amber:
// unsigned_nonrestoring
module unsigned_nonrestoring #(
    parameter int WIDTH = 32
) (
    input logic go,
    input logic[WIDTH-1:0] divisor,
    input logic[WIDTH-1:0] dividend,
    input logic clk, rst,
    output logic done,
    output logic[WIDTH-1:0] quotient,
    output logic[WIDTH-1:0] remainder,
    output logic divide_by_zero
);
Size in the first run: about 1300 cells after synthesis, roughly 200 flip-flops, ~130 I/O pins, ~12000 sq um of cells after synthesis.
export LEC_CHECK = 0
export CAP_MARGIN = 20
export CORE_MARGIN = 2
export CORE_UTILIZATION = 52
export SLEW_MARGIN = 20
create_clock -name core_clock -period 6.33 [get_ports {clk}]
run.sh (not shown) runs the stock make flow with config.mk's settings and CLKGATE_MAP_FILE=.
The following lists how sierra was set up differently from amber:
- CTS_CLUSTER_DIAMETER now 353, previously not set
- TNS_END_PERCENT now 10, previously not set
- CTS_CLUSTER_SIZE now 95, previously not set
- CORE_UTILIZATION now 67, was 52
- the clock period (ns, I/O delays scaled along) now 4.21, was 6.33
Results
When the final numbers for sierra and amber were put side by side, the sum of net half-perimeters after detailed placement turned out to be greater in sierra. Looking only at floorplan core area, and setting everything else aside, the higher value of sierra and amber goes to amber. Comparing sierra and amber, the higher pre-CTS worst setup slack was measured on amber. Re synthesized cell count: no difference whatsoever between sierra and amber. Delta (sierra minus amber): total of cells resized after clock tree synthesis went up, number of buffers added by the clock tree synthesis step decreased 19. The higher placer's final routability congestion estimate came out of sierra. Looking at the reports, amber completed the entire flow and the layout it produced met the timing, DRC and antenna checks. Seen in the log of sierra: GRT-0232 during global routing, after which the run never completed. The share of cell area taken by muxes after synthesis on amber is in line with that on sierra. sierra vs. amber: number of post-CTS setup repair buffers went up by 41. Min die area across sierra and amber: sierra.
Edits applied to the flow inputs when going from sierra to lagoon:
- putting PLACE_DENSITY at 0.79 where nothing was set
- swapping 67 for 71 in CORE_UTILIZATION
- swapping 95 for 80 in CTS_CLUSTER_SIZE
- clearing TNS_END_PERCENT, which used to be 10
- swapping 20 for 35 in CAP_MARGIN
- clearing CTS_CLUSTER_DIAMETER, which used to be 353
- swapping 4.21 for 5.18 in the clock period (ns, I/O delays scaled along)
[summary]
- Stage in which a tool error killed lagoon: global routing.
- Going from sierra to lagoon, final weighted congestion of routability-driven global placement grows by about 1.2%.
- On area of the die, sierra loses to lagoon.
- lagoon -> sierra: number of cells produced by synthesis delta 0, exact match
- Starting density of the core was lower in the run labelled sierra.

* * *

== north ==
unsigned_nonrestoring again, from the RTL that the note above started with.
make LEC_CHECK=0 CAP_MARGIN=20 CORE_MARGIN=2 CORE_UTILIZATION=40 SLEW_MARGIN=20 finish   # period 6.0 ns
Setup changes, north to south
Settings: an added PLACE_DENSITY_LB_ADDON of 0.05; an added MAX_ROUTING_LAYER of met4; an added CELL_PAD_IN_SITES_DETAIL_PLACEMENT of 0; an added SETUP_SLACK_MARGIN of 0.95; an added CTS_CLUSTER_SIZE of 13; a change of CORE_MARGIN from 2 to 4; a change of CORE_UTILIZATION from 40 to 35; an added MIN_ROUTING_LAYER of met2; an added GPL_TIMING_DRIVEN of 0; an added CELL_PAD_IN_SITES_GLOBAL_PLACEMENT of 2.
## What came out
Looking at overall track demand over capacity in global routing across north and south, the one that comes out lower is north. Looking at area growth from synthesis to final layout across north and south, the one that comes out higher is south. Cmp north and south / vias per cell / higher: south. [compare] base=north new=south: area inside the core boundary now larger; row count +6.3%.
--- input diff south..east ---
Settings: CELL_PAD_IN_SITES_DETAIL_PLACEMENT removed (was 0); MIN_ROUTING_LAYER removed (was met2); CORE_MARGIN changed from 4 to 2; MAX_ROUTING_LAYER removed (was met4); CELL_PAD_IN_SITES_GLOBAL_PLACEMENT removed (was 2); PLACE_DENSITY_LB_ADDON removed (was 0.05); CTS_CLUSTER_SIZE removed (was 13); CORE_UTILIZATION changed from 35 to 38; GPL_TIMING_DRIVEN removed (was 0); SETUP_SLACK_MARGIN removed (was 0.95); the clock period (ns, I/O delays scaled along) changed from 6.0 to 6.33.
[summary]
Diff south and east: via density per instance higher in south. Lower x dimension of the die goes to east over south. The run with more setup slack is south; east has less. Comparing south and east, number of clock buffers inserted by TritonCTS is higher on south. Between south and east, area added between synthesis and finish is lower for east, south comes in above that. east can be clocked slower than south. Wire length of the first global-routing pass in east is 9.7 mm below south. Compared with south, the detailed router inserted fewer vias in east. Summary: with south as the reference, met2 layer wire length in the routed design in east moved down by more than a quarter. | data required time of the worst path | lower: south |. Count of pins on the block boundary came out exactly the same in south and east.
For west, these inputs were changed with respect to east:
Settings: putting PLACE_DENSITY at 0.67 where nothing was set; swapping 38 for 71 in CORE_UTILIZATION; putting CTS_CLUSTER_SIZE at 44 where nothing was set; swapping 20 for 35 in CAP_MARGIN; swapping 6.33 for 5.18 in the clock period (ns, I/O delays scaled along).
[summary]
west never completed, since it errored out during global routing.
Summary — core outline area, west relative to east: lower, by 47%.
From east to west the numbers moved as follows: die size dropped about 46%, starting utilization of the core area grew by 34 points, number of cells in the yosys synthesis report barely changed, post-synthesis cell type count stayed essentially flat, total half-perimeter wirelength after legalization and detailed placement grew by 12%.

* * *

Setup of rev 12:
unsigned_nonrestoring again, from the RTL that the note above started with.
export LEC_CHECK = 0
export CAP_MARGIN = 20
export CORE_MARGIN = 2
export CORE_UTILIZATION = 40
export SLEW_MARGIN = 20
create_clock -name core_clock -period 6.33 [get_ports {clk}]
Rev 12: full flow OK, the timing, DRC and antenna checks passed
#### Input delta (rev 13 over rev 12)
# rev 12
export LEC_CHECK = 0
export CAP_MARGIN = 20
export CORE_MARGIN = 2
export CORE_UTILIZATION = 40
export SLEW_MARGIN = 20
create_clock -name core_clock -period 6.33 [get_ports {clk}]
# rev 13
export LEC_CHECK = 0
export ABC_AREA = 1
export CAP_MARGIN = 20
export CORE_MARGIN = 2
export CORE_UTILIZATION = 72
export CTS_CLUSTER_SIZE = 70
export PLACE_DENSITY = 0.79
export SLEW_MARGIN = 20
create_clock -name core_clock -period 4.63 [get_ports {clk}]
Notes after the runs:
Summary of rev 13 over rev 12: wire length of the first global-routing pass has increased, post-route core utilization climbed 35 points. Rev 13 vs rev 12: layout net count up in rev 13. Rev 13 vs. rev 12: fmax went up by about 37%.
